run 1:
## cfs_aligner
  module cfs_aligner#(
    parameter ALGN_DATA_WIDTH = 32,
    parameter FIFO_DEPTH      = 8,
    localparam int unsigned APB_ADDR_WIDTH    = 16,
    localparam int unsigned APB_DATA_WIDTH    = 32,
    localparam int unsigned ALGN_OFFSET_WIDTH = ALGN_DATA_WIDTH <= 8 ? 1 : $clog2(ALGN_DATA_WIDTH/8),
    localparam int unsigned ALGN_SIZE_WIDTH   = $clog2(ALGN_DATA_WIDTH/8)+1
  ) (
    input wire clk,
    input wire reset_n,
    input wire[APB_ADDR_WIDTH-1:0]    paddr,
    input wire                        pwrite,
    input wire                        psel,
    input wire                        penable,
    input wire[APB_DATA_WIDTH-1:0]    pwdata,
    output wire                       pready,
    output reg[APB_DATA_WIDTH-1:0]    prdata,
    output reg                        pslverr,
    input                             md_rx_valid,
    input[ALGN_DATA_WIDTH-1:0]        md_rx_data,
    input[ALGN_OFFSET_WIDTH-1:0]      md_rx_offset,
    input[ALGN_SIZE_WIDTH-1:0]        md_rx_size,
    output reg                        md_rx_ready,
    output reg                        md_rx_err,
    output reg                        md_tx_valid,
    output reg[ALGN_DATA_WIDTH-1:0]   md_tx_data,
    output reg[ALGN_OFFSET_WIDTH-1:0] md_tx_offset,
    output reg[ALGN_SIZE_WIDTH-1:0]   md_tx_size,
    input                             md_tx_ready,
    input                             md_tx_err,
    output reg                        irq
  );
make LEC_CHECK=0 ABC_AREA=0 CAP_MARGIN=10 CELL_PAD_IN_SITES_DETAIL_PLACEMENT=0 CORE_MARGIN=2 CORE_UTILIZATION=72 CTS_CLUSTER_DIAMETER=29 CTS_CLUSTER_SIZE=41 GPL_ROUTABILITY_DRIVEN=1 GPL_TIMING_DRIVEN=1 PLACE_DENSITY=0.66 SETUP_SLACK_MARGIN=1.42 SLEW_MARGIN=35 finish   # period 4.84 ns
run.sh (not shown) runs the stock make flow with config.mk's settings and CLKGATE_MAP_FILE=.
Seen in the log of run 1: GRT-0232 during global routing, after which the run never completed.
Input-level comparison between run 2 and run 1:
# run 1
export LEC_CHECK = 0
export ABC_AREA = 0
export CAP_MARGIN = 10
export CELL_PAD_IN_SITES_DETAIL_PLACEMENT = 0
export CORE_MARGIN = 2
export CORE_UTILIZATION = 72
export CTS_CLUSTER_DIAMETER = 29
export CTS_CLUSTER_SIZE = 41
export GPL_ROUTABILITY_DRIVEN = 1
export GPL_TIMING_DRIVEN = 1
export PLACE_DENSITY = 0.66
export SETUP_SLACK_MARGIN = 1.42
export SLEW_MARGIN = 35
create_clock -name core_clock -period 4.84 [get_ports {clk}]
# run 2
export LEC_CHECK = 0
export ABC_AREA = 1
export CAP_MARGIN = 20
export CORE_MARGIN = 2
export CORE_UTILIZATION = 72
export PLACE_DENSITY = 0.66
export SLEW_MARGIN = 5
create_clock -name core_clock -period 6.25 [get_ports {clk}]
### Flow results
Of run 1 and run 2, only run 1 never reached the final stage.
No final results exist for run 1, since it was stopped by error GRT-0232 during global routing.
Run 2 vs run 1, worst setup timing slack at the placement stage went up by 0.84 ns.
Reported for run 2 and run 1, I/O pin total turned out identical to the last digit.
Tally of unique sky130hd cells used after synthesis: run 2 vs run 1 down 34
There was hardly any difference in area share of fa/ha/maj cells after synthesis between run 2 and run 1.
Share of synthesized area spent on multiplexers delta for run 2 relative to run 1: 6.0 points lower
Diff run 1 -> run 2: final weighted congestion in routability-driven placement increased 1.2%, die extent in y increased 0.53%, post-CTS setup buffer count decreased 95.
Compared with run 1, in run 2 combined area of all synthesized cells shows an increase of 1.1%; number of instances in the placed design shows an increase of 593.
Count of cells resized by post-cts repair delta for run 2 relative to run 1: 328 lower
> inputs changed (run 2 -> run 3)
# run 2
export LEC_CHECK = 0
export ABC_AREA = 1
export CAP_MARGIN = 20
export CORE_MARGIN = 2
export CORE_UTILIZATION = 72
export PLACE_DENSITY = 0.66
export SLEW_MARGIN = 5
create_clock -name core_clock -period 6.25 [get_ports {clk}]
# run 3
export LEC_CHECK = 0
export ABC_AREA = 1
export CAP_MARGIN = 20
export CORE_MARGIN = 2
export CORE_UTILIZATION = 68
export SETUP_SLACK_MARGIN = 1.33
export SLEW_MARGIN = 5
create_clock -name core_clock -period 5.68 [get_ports {clk}]
## What came out
Run 3: no failed stages, no open violations at the end
Run 3 gives more non-clock buffering overhead in the final layout than run 2 did.
Delta (run 3 minus run 2): post-route worst setup slack up 0.81 ns; count of TritonRoute iterations in the first routing pass up 2; count of cell instances traversed by the critical path up 1.
Re number of antenna violations at the first check in global routing: no difference whatsoever between run 2 and run 3.
Run 3: register-to-register slack 0.93 ns above run 2
Between run 2 and run 3, layout-stage area growth over the synthesis result increased.
Core util | run 3 vs run 2 | run 3 lower
Compared with run 2, run 3 degrades final standard cell area without fillers.
| final period utilization | run 3 vs run 2 | 14 points lower |
Relative to run 3, the following input files were edited for run 4:
# run 3
export LEC_CHECK = 0
export ABC_AREA = 1
export CAP_MARGIN = 20
export CORE_MARGIN = 2
export CORE_UTILIZATION = 68
export SETUP_SLACK_MARGIN = 1.33
export SLEW_MARGIN = 5
create_clock -name core_clock -period 5.68 [get_ports {clk}]
# run 4
export LEC_CHECK = 0
export CAP_MARGIN = 20
export CORE_MARGIN = 2
export CORE_UTILIZATION = 40
export SLEW_MARGIN = 20
create_clock -name core_clock -period 7.39 [get_ports {clk}]
Findings:
Across run 3 and run 4, the outcome is the same: a clean finish for every run. Longest individual stage delay on the worst path: higher on run 4. Taking run 3 as the reference, in run 4 met3 usage in global routing shows a reduction of 4.2 points; area fraction in mux cells shows an increase of 6.0 points; tally of non-filler cells in the final layout shows a reduction of 371.
Input changes introduced in run 5 (baseline for comparison: run 4):
# run 4
export LEC_CHECK = 0
export CAP_MARGIN = 20
export CORE_MARGIN = 2
export CORE_UTILIZATION = 40
export SLEW_MARGIN = 20
create_clock -name core_clock -period 7.39 [get_ports {clk}]
# run 5
export LEC_CHECK = 0
export CAP_MARGIN = 20
export CORE_MARGIN = 2
export CORE_UTILIZATION = 40
export SLEW_MARGIN = 20
create_clock -name core_clock -period 8.62 [get_ports {clk}]
## What came out
Per the final summary, run 4 finished and its layout is clean on timing, DRC and antenna.
Run 5 finished every step from synthesis to the final layout, and the layout passed the timing, DRC and antenna checks.
Via count: run 4 vs run 5 — no meaningful difference
The final hold slack number comes out higher for run 4 vs run 5.
Share of the clock period used by the worst path after layout (lower): run 5
### run 5 -> run 6
# run 5
export LEC_CHECK = 0
export CAP_MARGIN = 20
export CORE_MARGIN = 2
export CORE_UTILIZATION = 40
export SLEW_MARGIN = 20
create_clock -name core_clock -period 8.62 [get_ports {clk}]
# run 6
export LEC_CHECK = 0
export CAP_MARGIN = 20
export CORE_MARGIN = 2
export CORE_UTILIZATION = 40
export SLEW_MARGIN = 20
create_clock -name core_clock -period 10.0 [get_ports {clk}]
### Flow results
Looking at data required time of the critical path across run 5 and run 6, the one that comes out lower is run 5. Lower number of search-and-repair iterations in the first detailed-routing pass among run 5 and run 6: run 5.

---

cfs_aligner again, from the RTL that the note above started with.
clock: 8.83 ns
lec_check: 0
abc_area: 1
cap_margin: 0
cell_pad_in_sites_detail_placement: 2
core_margin: 6
core_utilization: 62
cts_cluster_diameter: 37
cts_cluster_size: 41
gpl_routability_driven: 1
gpl_timing_driven: 1
place_density_lb_addon: 0.23
setup_slack_margin: -0.28
slew_margin: 35
The first run failed in detailed placement.
==> next run, changes <==
==> flow/config.mk (replaced) <==
export PLATFORM = sky130hd
export DESIGN_NAME = cfs_aligner
export DESIGN_NICKNAME = cfs_aligner
export VERILOG_FILES = /design/flow/design.v
export SDC_FILE = /design/flow/constraint.sdc
export NUM_CORES = 4
export LEC_CHECK = 0
export ABC_AREA = 1
export CAP_MARGIN = 20
export CORE_MARGIN = 2
export CORE_UTILIZATION = 66
export SLEW_MARGIN = 5
==> flow/constraint.sdc (replaced) <==
create_clock -name core_clock -period 5.68 [get_ports {clk}]
set_input_delay 1.1360 -clock core_clock [delete_from_list [all_inputs] [get_ports {clk}]]
set_output_delay 1.1360 -clock core_clock [all_outputs]
set_load 0.01 [all_outputs]
=> The changed run ran to the end with no violations; die size falls by 12%; area after synthesis stays the same; synthesized cell count is unchanged.
==> next run, changes <==
--- a/flow/config.mk
+++ b/flow/config.mk
@@ -8 +7,0 @@
-export ABC_AREA = 1
@@ -11,2 +10,2 @@
-export CORE_UTILIZATION = 66
-export SLEW_MARGIN = 5
+export CORE_UTILIZATION = 63
+export SLEW_MARGIN = 20
==> flow/constraint.sdc (replaced) <==
create_clock -name core_clock -period 4.98 [get_ports {clk}]
set_input_delay 0.9960 -clock core_clock [delete_from_list [all_inputs] [get_ports {clk}]]
set_output_delay 0.9960 -clock core_clock [all_outputs]
set_load 0.01 [all_outputs]
What happened: Hold slack got worse by 0.037 ns. Non-clock buffer count grows by 159. Global-route usage is lower by 1.4 points. Worst setup slack is worse by 0.35 ns. Synthesized area falls slightly. Design area rises by a few percent. Register-to-register slack loses 0.28 ns. Wire length is about the same. Core utilization hardly moves.

---

cfs_aligner again, from the RTL that the note above started with.
## cfs_aligner
  module cfs_aligner#(
    parameter ALGN_DATA_WIDTH = 32,
    parameter FIFO_DEPTH      = 8,
    localparam int unsigned APB_ADDR_WIDTH    = 16,
    localparam int unsigned APB_DATA_WIDTH    = 32,
    localparam int unsigned ALGN_OFFSET_WIDTH = ALGN_DATA_WIDTH <= 8 ? 1 : $clog2(ALGN_DATA_WIDTH/8),
    localparam int unsigned ALGN_SIZE_WIDTH   = $clog2(ALGN_DATA_WIDTH/8)+1
  ) (
    input wire clk,
    input wire reset_n,
    input wire[APB_ADDR_WIDTH-1:0]    paddr,
    input wire                        pwrite,
    input wire                        psel,
    input wire                        penable,
    input wire[APB_DATA_WIDTH-1:0]    pwdata,
    output wire                       pready,
    output reg[APB_DATA_WIDTH-1:0]    prdata,
    output reg                        pslverr,
    input                             md_rx_valid,
    input[ALGN_DATA_WIDTH-1:0]        md_rx_data,
    input[ALGN_OFFSET_WIDTH-1:0]      md_rx_offset,
    input[ALGN_SIZE_WIDTH-1:0]        md_rx_size,
    output reg                        md_rx_ready,
    output reg                        md_rx_err,
    output reg                        md_tx_valid,
    output reg[ALGN_DATA_WIDTH-1:0]   md_tx_data,
    output reg[ALGN_OFFSET_WIDTH-1:0] md_tx_offset,
    output reg[ALGN_SIZE_WIDTH-1:0]   md_tx_size,
    input                             md_tx_ready,
    input                             md_tx_err,
    output reg                        irq
  );
Settings: LEC_CHECK=0, CAP_MARGIN=35, CELL_PAD_IN_SITES_DETAIL_PLACEMENT=2, CORE_MARGIN=4, CORE_UTILIZATION=35, CTS_CLUSTER_DIAMETER=27, GPL_ROUTABILITY_DRIVEN=1, HOLD_SLACK_MARGIN=0.11, MAX_ROUTING_LAYER=met4, SLEW_MARGIN=25, TNS_END_PERCENT=45; clock period 11.0 ns.
Edit:
ABC_AREA = 1   (was not set)
CAP_MARGIN = 20   (was 35)
CELL_PAD_IN_SITES_DETAIL_PLACEMENT = not set   (was 2)
CORE_MARGIN = 2   (was 4)
CORE_UTILIZATION = 72   (was 35)
CTS_CLUSTER_DIAMETER = not set   (was 27)
GPL_ROUTABILITY_DRIVEN = not set   (was 1)
HOLD_SLACK_MARGIN = not set   (was 0.11)
PLACE_DENSITY = 0.64   (was not set)
SLEW_MARGIN = 5   (was 25)
TNS_END_PERCENT = not set   (was 45)
clock period = 5.68 ns   (was 11.0 ns; I/O delays follow)
The changed run went through all stages and came out clean.
Cell count drops by about 2.7%.
Worst setup slack got worse by 1.6 ns.
Area after synthesis rose by about 1.1%.
Final area came out lower by 9.4%.
Die size went down by about 50%.
Edit:
ABC_AREA = not set   (was 1)
CORE_UTILIZATION = 11   (was 72)
MAX_ROUTING_LAYER = not set   (was met4)
PLACE_DENSITY = not set   (was 0.64)
SLEW_MARGIN = 20   (was 5)
clock period = 11.8 ns   (was 5.68 ns; I/O delays follow)
=>
- The new run completed without violations
- die area came out higher to 6.3 times its value
- design area came out higher by roughly a tenth
- final cell count came out higher by well over a third
- non-clock buffer count came out lower by 28
- core utilization came out lower by 69 points
- hold slack improves by 0.0097 ns
- setup slack improves by 2.1 ns
- global-route usage came out lower by 39 points
